v19:
Design Top, start of the top module:
module Top(clk, rst, Trig, Echo, distance, sel);
input clk, rst, Echo;
output Trig;
output [6:0] distance;
output [3:0] sel;
wire [19:0] dis;
wire [1:0] state;
wire clk_1k;
counter_1000 u3(.clk(clk), .rst(rst), .clkout(clk_1k), .statechange(state));
TrigSignal u1(.clk_1m(clk), .rst(rst), .trig(Trig));
PosCounter u2(.clk_1m(clk), .rst(rst), .echo(Echo), .dis_count(dis));
Showdigit u4(.in(dis),.LED_activating_counter(state),.out1(distance[6:0]),.out2(sel[3:0]));
endmodule  
Size: about 4,000 cells after synthesis, about 90 flip-flops, about 28,000 um2 of cells after synthesis.
make LEC_CHECK=0 ABC_AREA=0 CAP_MARGIN=5 CELL_PAD_IN_SITES_DETAIL_PLACEMENT=1 CELL_PAD_IN_SITES_GLOBAL_PLACEMENT=2 CORE_ASPECT_RATIO=0.71 CORE_MARGIN=5 CORE_UTILIZATION=59 CTS_CLUSTER_DIAMETER=150 GPL_ROUTABILITY_DRIVEN=1 GPL_TIMING_DRIVEN=0 MAX_ROUTING_LAYER=met5 SLEW_MARGIN=20 TNS_END_PERCENT=55 finish   # period 255.0 ns
run.sh (not shown) runs the stock make flow with config.mk's settings and CLKGATE_MAP_FILE=.
v19 got as far as global placement without I/O, where a tool error ended the run.
## Diff of input files: v14 against v19
- CORE_ASPECT_RATIO: 0.71 -> unset
- GPL_TIMING_DRIVEN: 0 -> unset
- MAX_ROUTING_LAYER: met5 -> unset
- TNS_END_PERCENT: 55 -> unset
- GPL_ROUTABILITY_DRIVEN: 1 -> unset
- PLACE_DENSITY: unset -> 0.6
- CORE_UTILIZATION: 59 -> 69
- CELL_PAD_IN_SITES_GLOBAL_PLACEMENT: 2 -> unset
- CELL_PAD_IN_SITES_DETAIL_PLACEMENT: 1 -> unset
- CTS_CLUSTER_DIAMETER: 150 -> 87
- ABC_AREA: 0 -> unset
- CORE_MARGIN: 5 -> 2
- CAP_MARGIN: 5 -> 0
- the clock period (ns, I/O delays scaled along): 255.0 -> 903.0
==> comparison <==
v14 was carried through to the last stage, and its layout satisfied the timing, design-rule and antenna checks. The width of the die in v19 is 1.3 times that in v14. Diff v19 -> v14: placement row count up 9.0%; die area down about 19%.
#### Input delta (v13 over v14)
- CTS_CLUSTER_DIAMETER removed (was 87)
- CTS_CLUSTER_SIZE newly set to 13
- ABC_AREA newly set to 1
- PLACE_DENSITY removed (was 0.6)
- CAP_MARGIN changed from 0 to 35
- PLACE_DENSITY_LB_ADDON newly set to 0.28
- CORE_UTILIZATION changed from 69 to 72
- the clock period (ns, I/O delays scaled along) changed from 903.0 to 163.0
==> results <==
v13 completed every stage of the flow, and the final layout passed the timing, design-rule and antenna checks. Sequential share of layout area ended up 0.77 points lower on v13 than on v14. Diff v14 -> v13 | y dimension of the die | up by a few percent. Going from v14 to v13, via count of the first global-routing pass grows by 1,084. v14 → v13: number of non-clock buffers lower, count of library flops with an enable pin roughly the same.
#### Input delta (v2 over v13)
- putting HOLD_SLACK_MARGIN at 0.29 where nothing was set
- swapping 20 for 5 in SLEW_MARGIN
- putting CTS_CLUSTER_DIAMETER at 322 where nothing was set
- swapping 0.28 for 0.24 in PLACE_DENSITY_LB_ADDON
==> results <==
- Result for v2 and v13: all clean
- Looking only at average wire length per cell after detail routing, and setting everything else aside, the higher value of v2 and v13 goes to v13.
- v13 has higher final worst hold slack than v2.
- Compared v2 against v13; design area within noise.
- v13 has a higher routed wire length on met3 than v2.
- Relative to v13, maximum achievable frequency has gone up in v2.
- Compared with v13, v2 has extra setup slack.
- Re routed wire length: v2 and v13 aren't equal, and the higher value belongs to v13.


== lane 1 ==
Starting RTL as in the previous note.
## Top
module Top(clk, rst, Trig, Echo, distance, sel);
input clk, rst, Echo;
output Trig;
output [6:0] distance;
output [3:0] sel;
wire [19:0] dis;
wire [1:0] state;
wire clk_1k;
counter_1000 u3(.clk(clk), .rst(rst), .clkout(clk_1k), .statechange(state));
TrigSignal u1(.clk_1m(clk), .rst(rst), .trig(Trig));
PosCounter u2(.clk_1m(clk), .rst(rst), .echo(Echo), .dis_count(dis));
Showdigit u4(.in(dis),.LED_activating_counter(state),.out1(distance[6:0]),.out2(sel[3:0]));
endmodule  
Settings: LEC_CHECK=0, ABC_AREA=0, CAP_MARGIN=5, CELL_PAD_IN_SITES_DETAIL_PLACEMENT=1, CELL_PAD_IN_SITES_GLOBAL_PLACEMENT=2, CORE_ASPECT_RATIO=0.71, CORE_MARGIN=8, CORE_UTILIZATION=59, CTS_CLUSTER_DIAMETER=150, GPL_ROUTABILITY_DRIVEN=1, GPL_TIMING_DRIVEN=0, MAX_ROUTING_LAYER=met5, SLEW_MARGIN=20; clock period 255.0 ns.
Lane 1 got as far as 3_1_place_gp_skip_io, where a tool error ended the run.
The inputs of lane 2 differ from those of lane 1 as listed below.
- CELL_PAD_IN_SITES_GLOBAL_PLACEMENT no longer set, was 2
- CORE_MARGIN now 2, was 8
- CTS_CLUSTER_SIZE now 13, previously not set
- GPL_ROUTABILITY_DRIVEN no longer set, was 1
- ABC_AREA now 1, was 0
- CAP_MARGIN now 40, was 5
- CTS_CLUSTER_DIAMETER no longer set, was 150
- CORE_ASPECT_RATIO no longer set, was 0.71
- PLACE_DENSITY_LB_ADDON now 0.28, previously not set
- GPL_TIMING_DRIVEN no longer set, was 0
- MAX_ROUTING_LAYER no longer set, was met5
- CORE_UTILIZATION now 72, was 59
- CELL_PAD_IN_SITES_DETAIL_PLACEMENT no longer set, was 1
- the clock period (ns, I/O delays scaled along) now 163.0, was 255.0
--- outcome ---
- Lane 2 against lane 1: gate count after technology mapping picked up an extra about 30%, die area lost 15%, post-synthesis share of cell area spent on full adders, half adders and majority gates lost 2.2 points.
- Of lane 2 and lane 1, only lane 1 fails to finish with a clean layout.
- Lane 1 never completed; the flow aborted with a tool error in 3_1_place_gp_skip_io.
- Synthesized area, lane 2 and lane 1: higher on lane 2
- Sequential area share after synthesis is lower on lane 2
- What lane 2 reported for count of distinct cell types in the synthesized netlist has to be multiplied by 1.4 to get the figure for lane 1.
- Lane 2 ended with more post-synthesis chip area from yosys than lane 1.
- Comparing lane 2 and lane 1, the higher die span in x is on lane 1.
Here is what was changed in the inputs of lane 3 compared with lane 2.
- a change of PLACE_DENSITY_LB_ADDON from 0.28 to 0.23
- a change of CAP_MARGIN from 40 to 20
Results
- Lane 3 vs lane 2: detailed-route wire length down slightly
- Cell count essentially unchanged between lane 3 and lane 2.
- Lane 2 -> lane 3: fmax decreased slightly
- Lane 3 completed every stage of the flow, and the final layout passed the timing, design-rule and antenna checks.
Here is what was changed in the inputs of lane 4 compared with lane 3.
- PLACE_DENSITY_LB_ADDON changed from 0.23 to 0.24
- CTS_CLUSTER_DIAMETER newly set to 243
- CAP_MARGIN changed from 20 to 35
- HOLD_SLACK_MARGIN newly set to 0.29
[summary]
- Going from lane 3 to lane 4, filler cell count has increased, number of signal-net buffers in the layout has increased, sequential share of layout area has remained practically unchanged, overall die width has remained practically unchanged.
- Cmp lane 4 and lane 3 / worst setup slack / higher: lane 4
- Status: first-pass GRT wire length parity (lane 3, lane 4)
- Between lane 3 and lane 4, the cell count figures differ only marginally.


Setup of lagoon:
The RTL this note starts from:
==> flow/design.v <==
module counter_1000(clk,rst,clkout,statechange);
input clk,rst;
output clkout;
output [1:0] statechange;
reg clkout;
reg [9:0] flag1;
reg [1:0] statechange;
always @(posedge clk) 
begin   
    if(rst)
        begin
            flag1<=0;
            clkout<=1'b1;
        end
	else if(flag1<500) 
		begin
			flag1<=flag1+1;
			clkout<=1'b1;
		end 
	else if(flag1<1000)
		begin
			flag1<=flag1+1;
			clkout<=1'b0;
        end
    else if(flag1==1000)
        begin
            flag1<=0;
            clkout<=1'b1;
		end
end
always @(posedge clk)
begin 
    if(rst)
        statechange <= 0;
    else if(flag1==1000)
    begin
        if(statechange<3)
            statechange <= statechange + 1;
        else
            statechange <= 0;
    end
end
endmodule
module TrigSignal(clk_1m,rst,trig);
input clk_1m,rst;
output trig;
reg trig;
reg [16:0]flag1;
always @(posedge clk_1m) 
begin   
    if(rst)
        begin
            flag1<=0;
            trig<=1'b0;
        end
	else if(flag1<15) 
		begin
			flag1<=flag1+1;
			trig<=1'b1;
		end 
	else if(flag1<100000)
		begin
			flag1<=flag1+1;
			trig<=1'b0;
        end
    else if(flag1==100000)
        begin
            flag1<=0;
            trig<=1'b0;
		end
end
endmodule 
module PosCounter(clk_1m,rst,echo,dis_count);
input clk_1m,rst,echo;
output [19:0] dis_count;
reg [19:0] dis_count;
reg [19:0] count;
reg [19:0] countfinal;
always@(posedge clk_1m)
begin 
    if(rst)
    begin
        dis_count <= 0;
        count <= 0;
        countfinal <= 0;
    end
    else if(echo == 1'b1)
    begin
        count <= count+1;
        countfinal <= count;
    end
    else 
    begin
        dis_count <= countfinal *120 >> 6;
        count <= 0;
    end
end 
endmodule  
module Showdigit(in,LED_activating_counter,out1,out2);
input [19:0] in;
input [1:0] LED_activating_counter;
output reg [6:0] out1;
output reg [3:0] out2;
reg [3:0] outnumber;
always @(*)
begin
    case(LED_activating_counter)
    2'b00: 
    begin
        out2 = 4'b0111; 
        outnumber = (in / 10000)%10; 
    end
    2'b01: 
    begin
        out2 = 4'b1011; 
        outnumber = (in / 1000)%10; 
    end
    2'b10: 
    begin
        out2 = 4'b1101; 
        outnumber = ((in / 100)%10); 
    end
    2'b11: 
    begin
        out2 = 4'b1110; 
        outnumber = ((in / 10)%10); 
    end
    default: begin out2 = 4'b1111; outnumber = 4'b0000; end
    endcase
end
always@(*)
begin
    case(outnumber)
    4'b0000: out1 = 7'b0000001;  
    4'b0001: out1 = 7'b1001111;  
    4'b0010: out1 = 7'b0010010;  
    4'b0011: out1 = 7'b0000110;  
    4'b0100: out1 = 7'b1001100;  
    4'b0101: out1 = 7'b0100100;  
    4'b0110: out1 = 7'b0100000;  
    4'b0111: out1 = 7'b0001111;  
    4'b1000: out1 = 7'b0000000;  
    4'b1001: out1 = 7'b0000100;  
    default: out1 = 7'b0000001;  
    endcase
end
endmodule  
module Top(clk, rst, Trig, Echo, distance, sel);
input clk, rst, Echo;
output Trig;
output [6:0] distance;
output [3:0] sel;
wire [19:0] dis;
wire [1:0] state;
wire clk_1k;
counter_1000 u3(.clk(clk), .rst(rst), .clkout(clk_1k), .statechange(state));
TrigSignal u1(.clk_1m(clk), .rst(rst), .trig(Trig));
PosCounter u2(.clk_1m(clk), .rst(rst), .echo(Echo), .dis_count(dis));
Showdigit u4(.in(dis),.LED_activating_counter(state),.out1(distance[6:0]),.out2(sel[3:0]));
endmodule  
make LEC_CHECK=0 CAP_MARGIN=10 CELL_PAD_IN_SITES_DETAIL_PLACEMENT=0 CELL_PAD_IN_SITES_GLOBAL_PLACEMENT=3 CORE_ASPECT_RATIO=0.87 CORE_MARGIN=2 CORE_UTILIZATION=61 GPL_TIMING_DRIVEN=0 HOLD_SLACK_MARGIN=0.19 MAX_ROUTING_LAYER=met4 PLACE_DENSITY=0.6 SLEW_MARGIN=15 finish   # period 1000.0 ns
lagoon never completed; the flow aborted with a tool error in global placement without I/O (3_1_place_gp_skip_io).
## Diff of input files: garnet against lagoon
Settings: removing GPL_TIMING_DRIVEN (formerly 0); removing HOLD_SLACK_MARGIN (formerly 0.19); changing CAP_MARGIN from 10 to 20; removing CORE_ASPECT_RATIO (formerly 0.87); removing CELL_PAD_IN_SITES_GLOBAL_PLACEMENT (formerly 3); changing SLEW_MARGIN from 15 to 20; changing CORE_UTILIZATION from 61 to 40; removing CELL_PAD_IN_SITES_DETAIL_PLACEMENT (formerly 0); removing MAX_ROUTING_LAYER (formerly met4).
Both conditions hold for garnet: the flow ran to the end and the final layout passed the timing, design-rule and antenna checks.
There was hardly any difference in async set or reset register ratio after synthesis between garnet and lagoon.
On die area, garnet does worse than lagoon.
[garnet] area of the core region rose about 50% relative to lagoon
Sort garnet and lagoon by core utilization before placement, ascending, and garnet comes first.
Reported for garnet and lagoon, cell count listed in synth_stat.txt turned out identical to the last digit.
garnet -> lagoon: yosys stat chip area delta 0, exact match
Between lagoon and garnet, die span in x increased.
Relative to garnet, the following input files were edited for sierra:
Settings: CORE_UTILIZATION now 65, was 40; CTS_CLUSTER_DIAMETER now 374, previously not set; the clock period (ns, I/O delays scaled along) now 903.0, was 1000.0.
garnet -> sierra: via count increased by a few percent. Diff garnet -> sierra | total die size | decrease of 38%. sierra: worst setup slack lower than garnet. Re global route total overflow: no difference whatsoever between sierra and garnet. Going from garnet to sierra, fill cell instance count of the final layout fell 3466; sequential share of layout area essentially unchanged.
Edits applied to the flow inputs when going from sierra to harbor:
Settings: CORE_UTILIZATION changed from 65 to 68; ABC_AREA newly set to 1; CTS_CLUSTER_SIZE newly set to 40.
[summary]
- The final cell count without fillers in harbor was higher than what sierra gave.
- [compare] base=sierra new=harbor: wire length +about 0.8%; final critical-path share of the clock period now sits lower; met3 demand-to-capacity share in global routing level; share of the core filled with cells in the final layout moved up.
- Changes observed in harbor relative to sierra: achievable clock frequency increased 10%; area overhead of the layout relative to synthesis decreased by 0.83 points relative to the old numbers; synthesized instance count +about 30%.


// Top: RTL as listed in full above, without the edits since
make LEC_CHECK=0 ABC_AREA=1 CAP_MARGIN=10 CORE_ASPECT_RATIO=1.82 CORE_MARGIN=2 CORE_UTILIZATION=72 CTS_CLUSTER_DIAMETER=272 CTS_CLUSTER_SIZE=15 GPL_ROUTABILITY_DRIVEN=0 GPL_TIMING_DRIVEN=1 HOLD_SLACK_MARGIN=0.3 MAX_ROUTING_LAYER=met5 PLACE_DENSITY_LB_ADDON=0.24 SLEW_MARGIN=40 finish   # period 163.0 ns
Edit:
- CORE_ASPECT_RATIO: 1.82 -> 0.85
- SLEW_MARGIN: 40 -> 35
What happened:
- maximum frequency is lower slightly
- worst setup slack got worse by 1200 ps
- die area barely changes
Edit:
- CAP_MARGIN: 10 -> 40
- CORE_ASPECT_RATIO: 0.85 -> not set
- CTS_CLUSTER_DIAMETER: 272 -> 191
- CTS_CLUSTER_SIZE: 15 -> 13
- GPL_ROUTABILITY_DRIVEN: 0 -> not set
- GPL_TIMING_DRIVEN: 1 -> not set
- HOLD_SLACK_MARGIN: 0.3 -> not set
- MAX_ROUTING_LAYER: met5 -> not set
- PLACE_DENSITY_LB_ADDON: 0.24 -> 0.28
- SLEW_MARGIN: 35 -> 40
What happened: Non-clock buffer count decreases by 2; utilization hardly moves; worst hold slack improved by 4.9 ps; routed wire length decreases by 4.4%; maximum frequency increases by 1.7%; global-route usage decreases by 1.7 points; first-iteration DRC count decreases by 19%; clock skew increases by 4.3 ps.
Edit:
- CAP_MARGIN: 40 -> 35
- SLEW_MARGIN: 40 -> 35
Effect: The changed run finished clean. Via count is about the same. Fmax shrinks by 0.58%. Final area stays the same. Sequential share of layout area does not change. Non-clock buffer count came out lower by 1. Global-route usage came out higher by 0.11 points. Routed wire length hardly moves. Register-to-register slack improved by 60 ps. Count of clock-buffer cells in the layout stays the same.


// Top: RTL as listed in full above, without the edits since
==> flow/config.mk <==
export PLATFORM = sky130hd
export DESIGN_NAME = Top
export DESIGN_NICKNAME = Top
export VERILOG_FILES = /design/flow/design.v
export SDC_FILE = /design/flow/constraint.sdc
export NUM_CORES = 4
export LEC_CHECK = 0
export CAP_MARGIN = 20
export CORE_ASPECT_RATIO = 1.74
export CORE_MARGIN = 9
export CORE_UTILIZATION = 72
export CTS_CLUSTER_DIAMETER = 382
export CTS_CLUSTER_SIZE = 98
export PLACE_DENSITY = 0.36
export SLEW_MARGIN = 5
export TNS_END_PERCENT = 15
==> flow/constraint.sdc <==
create_clock -name core_clock -period 1000.0 [get_ports {clk}]
set_input_delay 200.0000 -clock core_clock [delete_from_list [all_inputs] [get_ports {clk}]]
set_output_delay 200.0000 -clock core_clock [all_outputs]
set_load 0.01 [all_outputs]
Change:
==> flow/config.mk (replaced) <==
export PLATFORM = sky130hd
export DESIGN_NAME = Top
export DESIGN_NICKNAME = Top
export VERILOG_FILES = /design/flow/design.v
export SDC_FILE = /design/flow/constraint.sdc
export NUM_CORES = 4
export LEC_CHECK = 0
export CAP_MARGIN = 20
export CORE_MARGIN = 2
export CORE_UTILIZATION = 40
export PLACE_DENSITY = 0.6
export SETUP_SLACK_MARGIN = -2.0
export SLEW_MARGIN = 20
==> flow/constraint.sdc (replaced) <==
create_clock -name core_clock -period 293.0 [get_ports {clk}]
set_input_delay 58.6000 -clock core_clock [delete_from_list [all_inputs] [get_ports {clk}]]
set_output_delay 58.6000 -clock core_clock [all_outputs]
set_load 0.01 [all_outputs]
=>
- The changed run produced a clean layout
- sequential share of layout area shrinks by 0.13 points
- setup slack degrades by 560000 ps
Change:
--- a/flow/config.mk
+++ b/flow/config.mk
@@ -7,7 +7,9 @@
 export LEC_CHECK = 0
+export ABC_AREA = 1
 export CAP_MARGIN = 20
 export CORE_MARGIN = 2
-export CORE_UTILIZATION = 40
+export CORE_UTILIZATION = 68
+export CTS_CLUSTER_DIAMETER = 374
+export CTS_CLUSTER_SIZE = 39
 export PLACE_DENSITY = 0.6
-export SETUP_SLACK_MARGIN = -2.0
 export SLEW_MARGIN = 20
==> flow/constraint.sdc (replaced) <==
create_clock -name core_clock -period 903.0 [get_ports {clk}]
set_input_delay 180.6000 -clock core_clock [delete_from_list [all_inputs] [get_ports {clk}]]
set_output_delay 180.6000 -clock core_clock [all_outputs]
set_load 0.01 [all_outputs]
=> The new run passed the timing, design-rule and antenna checks. Area after synthesis rises by 15%. Flip-flop count stays the same. Final area rises by 12%. Sequential share of layout area falls by 0.65 points. Synthesized cell count rises by 29%.
Change:
--- a/flow/config.mk
+++ b/flow/config.mk
@@ -7,8 +7,5 @@
 export LEC_CHECK = 0
-export ABC_AREA = 1
 export CAP_MARGIN = 20
 export CORE_MARGIN = 2
-export CORE_UTILIZATION = 68
-export CTS_CLUSTER_DIAMETER = 374
-export CTS_CLUSTER_SIZE = 39
+export CORE_UTILIZATION = 40
 export PLACE_DENSITY = 0.6
==> flow/constraint.sdc (replaced) <==
create_clock -name core_clock -period 293.0 [get_ports {clk}]
set_input_delay 58.6000 -clock core_clock [delete_from_list [all_inputs] [get_ports {clk}]]
set_output_delay 58.6000 -clock core_clock [all_outputs]
set_load 0.01 [all_outputs]
What happened:
- The changed run completed with no timing, DRC or antenna violations
- setup slack degrades by 510000 ps
- routed wire length came out lower by 1.3%
